==> tundra <==
Design scr_search, start of the top module:
module scr_search(clk,rst,start,R_fixed,angle1,adder,error,X,Y,done
    );
wire [13:0] R_LUT[255:0];
wire [13:0] tan_LUT[255:0];
wire [3:0] adder_LUT[255:0];
wire [13:0] sind_LUT[19:0];
assign sind_LUT[0]=14'b00000001001001;
assign sind_LUT[1]=14'b00000001010000;
assign sind_LUT[2]=14'b00000001011000;
assign sind_LUT[3]=14'b00000001011111;
assign sind_LUT[4]=14'b00000001100110;
assign sind_LUT[5]=14'b00000001101110;
assign sind_LUT[6]=14'b00000001110101;
assign sind_LUT[7]=14'b00000001111100;
assign sind_LUT[8]=14'b00000010000100;
assign sind_LUT[9]=14'b00000010001011;
assign sind_LUT[10]=14'b00000010010010;
assign sind_LUT[11]=14'b00000010011010;
assign sind_LUT[12]=14'b00000010100001;
assign sind_LUT[13]=14'b00000010101000;
assign sind_LUT[14]=14'b00000010110000;
assign sind_LUT[15]=14'b00000010110111;
assign sind_LUT[16]=14'b00000010111110;
assign sind_LUT[17]=14'b00000011000110;
assign sind_LUT[18]=14'b00000011001101;
assign sind_LUT[19]=14'b00000011010100;
assign R_LUT[0]=14'b000000000000000;
assign R_LUT[1]=14'b000000010000000;
assign R_LUT[2]=14'b000000100000000;
assign R_LUT[3]=14'b000000110000000;
assign R_LUT[4]=14'b000001000000000;
assign R_LUT[5]=14'b000001010000000;
assign R_LUT[6]=14'b000001100000000;
assign R_LUT[7]=14'b000001110000000;
assign R_LUT[8]=14'b000010000000000;
assign R_LUT[9]=14'b000010010000000;
assign R_LUT[10]=14'b00010100000000;
assign R_LUT[11]=14'b00010110000000;
assign R_LUT[12]=14'b00011000000000;
assign R_LUT[13]=14'b00011010000000;
assign R_LUT[14]=14'b00011100000000;
assign R_LUT[15]=14'b00011110000000;
assign R_LUT[16]=14'b00000010000000;
assign R_LUT[17]=14'b00000010110101;
  ...
Settings: LEC_CHECK=0, CAP_MARGIN=20, CELL_PAD_IN_SITES_DETAIL_PLACEMENT=0, CELL_PAD_IN_SITES_GLOBAL_PLACEMENT=2, CORE_ASPECT_RATIO=1.8, CORE_MARGIN=2, CORE_UTILIZATION=32, GPL_ROUTABILITY_DRIVEN=0, MAX_ROUTING_LAYER=met5, PLACE_DENSITY_LB_ADDON=0.04, SETUP_SLACK_MARGIN=0.17, SLEW_MARGIN=0; clock period 6.58 ns.
run.sh (not shown) runs the stock make flow with config.mk's settings and CLKGATE_MAP_FILE=.
==> garnet: changes against tundra <==
- CELL_PAD_IN_SITES_DETAIL_PLACEMENT: 0 -> not set
- CELL_PAD_IN_SITES_GLOBAL_PLACEMENT: 2 -> not set
- CORE_ASPECT_RATIO: 1.8 -> not set
- CORE_UTILIZATION: 32 -> 48
- GPL_ROUTABILITY_DRIVEN: 0 -> not set
- MAX_ROUTING_LAYER: met5 -> not set
- PLACE_DENSITY: not set -> 0.45
- PLACE_DENSITY_LB_ADDON: 0.04 -> not set
- SETUP_SLACK_MARGIN: 0.17 -> -0.58
- SLEW_MARGIN: 0 -> 20
==> flow/constraint.sdc (replaced) <==
create_clock -name core_clock -period 6.35 [get_ports {clk}]
set_input_delay 1.2700 -clock core_clock [delete_from_list [all_inputs] [get_ports {clk}]]
set_output_delay 1.2700 -clock core_clock [all_outputs]
set_load 0.01 [all_outputs]
==> raven: changes against tundra <==
- CELL_PAD_IN_SITES_DETAIL_PLACEMENT: 0 -> not set
- CELL_PAD_IN_SITES_GLOBAL_PLACEMENT: 2 -> not set
- CORE_ASPECT_RATIO: 1.8 -> not set
- CORE_UTILIZATION: 32 -> 25
- GPL_ROUTABILITY_DRIVEN: 0 -> not set
- MAX_ROUTING_LAYER: met5 -> not set
- PLACE_DENSITY: not set -> 0.45
- PLACE_DENSITY_LB_ADDON: 0.04 -> not set
- SETUP_SLACK_MARGIN: 0.17 -> not set
- SLEW_MARGIN: 0 -> 20
==> flow/constraint.sdc (replaced) <==
create_clock -name core_clock -period 11.3 [get_ports {clk}]
set_input_delay 2.2600 -clock core_clock [delete_from_list [all_inputs] [get_ports {clk}]]
set_output_delay 2.2600 -clock core_clock [all_outputs]
set_load 0.01 [all_outputs]
==> willow: changes against tundra <==
- CELL_PAD_IN_SITES_DETAIL_PLACEMENT: 0 -> 2
- CORE_ASPECT_RATIO: 1.8 -> 0.72
- CORE_UTILIZATION: 32 -> 25
==> CHANGELOG.md <==
### Physical design

- Status: did not finish
- Stop stage: global routing (5_1_grt)
- Err: [ERROR GRT-0116] Global routing finished with congestion. Check the congestion regions in the DRC Viewer.
- Die Height: 263 µm
- Fp util: 32.3%
The numbers above come from tundra.

==> CHANGELOG.md <==
### Metrics

- Hold Crit Class: flop to flop
- Die Height: 190 µm
- Status: complete, but fails checks
- Peak Freq: 108 MHz
- Finished Layout Cells: 3184
- Failing Checks: setup timing
- Final worst slack: -2.66 ns
- Final setup fails: 35
The numbers above come from willow.

==> CHANGELOG.md <==
### Physical design

- Status: did not finish
- Stop stage: global routing (5_1_grt)
- Err: [ERROR GRT-0232] Routing congestion too high. Check the congestion heatmap in the GUI.
- Adder share: 7.76%
- Die Height: 162 µm
- Fp util: 49.1%
- Synth area leaders: edfxtp_1, ha_1, a21oi_1
- Die area: 26200 µm²
The numbers above come from garnet.

==> CHANGELOG.md <==
### Metrics

- Post-DP Area: 13700 µm²
- Status: no timing/DRC/antenna violations
- Fp util: 25.2%
- Post-Synth Simple-Gate Area: 33.6%
- Most instantiated library cell after synthesis: nor2_1
- RePlAce Congestion: 1.04
- Reg2Reg Capture Point: temp_tan[2]$_SDFFCE_PN1P_
- Cell count after placement: 2434
- Die Height: 223 µm
The numbers above come from raven.



==> build 10 <==
Starting RTL as in the previous note.
==> flow/design.v (excerpt) <==
module scr_search(clk,rst,start,R_fixed,angle1,adder,error,X,Y,done
    );
wire [13:0] R_LUT[255:0];
wire [13:0] tan_LUT[255:0];
wire [3:0] adder_LUT[255:0];
wire [13:0] sind_LUT[19:0];
assign sind_LUT[0]=14'b00000001001001;
assign sind_LUT[1]=14'b00000001010000;
assign sind_LUT[2]=14'b00000001011000;
assign sind_LUT[3]=14'b00000001011111;
assign sind_LUT[4]=14'b00000001100110;
assign sind_LUT[5]=14'b00000001101110;
assign sind_LUT[6]=14'b00000001110101;
assign sind_LUT[7]=14'b00000001111100;
assign sind_LUT[8]=14'b00000010000100;
assign sind_LUT[9]=14'b00000010001011;
assign sind_LUT[10]=14'b00000010010010;
assign sind_LUT[11]=14'b00000010011010;
assign sind_LUT[12]=14'b00000010100001;
assign sind_LUT[13]=14'b00000010101000;
assign sind_LUT[14]=14'b00000010110000;
assign sind_LUT[15]=14'b00000010110111;
assign sind_LUT[16]=14'b00000010111110;
assign sind_LUT[17]=14'b00000011000110;
assign sind_LUT[18]=14'b00000011001101;
assign sind_LUT[19]=14'b00000011010100;
assign R_LUT[0]=14'b000000000000000;
assign R_LUT[1]=14'b000000010000000;
assign R_LUT[2]=14'b000000100000000;
assign R_LUT[3]=14'b000000110000000;
assign R_LUT[4]=14'b000001000000000;
assign R_LUT[5]=14'b000001010000000;
assign R_LUT[6]=14'b000001100000000;
assign R_LUT[7]=14'b000001110000000;
assign R_LUT[8]=14'b000010000000000;
assign R_LUT[9]=14'b000010010000000;
assign R_LUT[10]=14'b00010100000000;
assign R_LUT[11]=14'b00010110000000;
assign R_LUT[12]=14'b00011000000000;
assign R_LUT[13]=14'b00011010000000;
assign R_LUT[14]=14'b00011100000000;
assign R_LUT[15]=14'b00011110000000;
assign R_LUT[16]=14'b00000010000000;
assign R_LUT[17]=14'b00000010110101;
assign R_LUT[18]=14'b00000100011110;
assign R_LUT[19]=14'b00000110010100;
  ...
clock: 12.0 ns
lec_check: 0
cap_margin: 20
core_margin: 2
core_utilization: 40
gpl_timing_driven: 0
max_routing_layer: met4
place_density: 0.75
setup_slack_margin: 1.13
slew_margin: 20
tns_end_percent: 45
==> trial 20 (differences from build 10) <==
Settings changed: CORE_UTILIZATION 40 to 44, GPL_TIMING_DRIVEN 0 to unset, MAX_ROUTING_LAYER met4 to unset, PLACE_DENSITY 0.75 to 0.45, SETUP_SLACK_MARGIN 1.13 to unset, TNS_END_PERCENT 45 to unset.
==> flow/constraint.sdc (replaced) <==
create_clock -name core_clock -period 6.41 [get_ports {clk}]
set_input_delay 1.2820 -clock core_clock [delete_from_list [all_inputs] [get_ports {clk}]]
set_output_delay 1.2820 -clock core_clock [all_outputs]
set_load 0.01 [all_outputs]
==> results.toml <==
# flow metrics
[floorplan]
floorplan.die.width_um = 169
fp.coreArea_mm2 = 0.0268
die_area_mm2 = 0.0285
placementRows = 60
fp.dieH_um = 169
fp_util_pct = 44.7

[global_route]
remaining_overflow_grt = 28
met3_usage_pct = 51.4
global_route.usage.total_pct = 68.7
grt_use_met2_pct = 85.8
grt.met1_usage_pct = 71.9

[placed_design]
routabilityCongestion = 1.26
io_buffer_count = 48
pre_cts_ws_ns = -2.23
place_inst = 2695

[run_status]
lastStage = "global routing"
result_of_the_run = "stopped before the end"
error_message = "[ERROR GRT-0232] Routing congestion too high. Check the congestion heatmap in the GUI."

[clocking]
cts.repair_timing.setup_buffer_count = 82
The numbers above come from trial 20.

==> results.toml <==
# flow metrics
[run_status]
result_of_the_run = "finished with violations"
so.violations = "max-capacitance violations, max-slew violations"

[flow_run]
drv_cap = 1

[final_timing]
maxSlewViolCount = 9

[global_route]
met3_usage_pct = 39.4

[floorplan]
placementRows = 63
fp.dieH_um = 177
die_area_mm2 = 0.0313

[placed_design]
routabilityCongestion = 1.29
pre_cts_ws_ns = 0.194
The numbers above come from build 10.

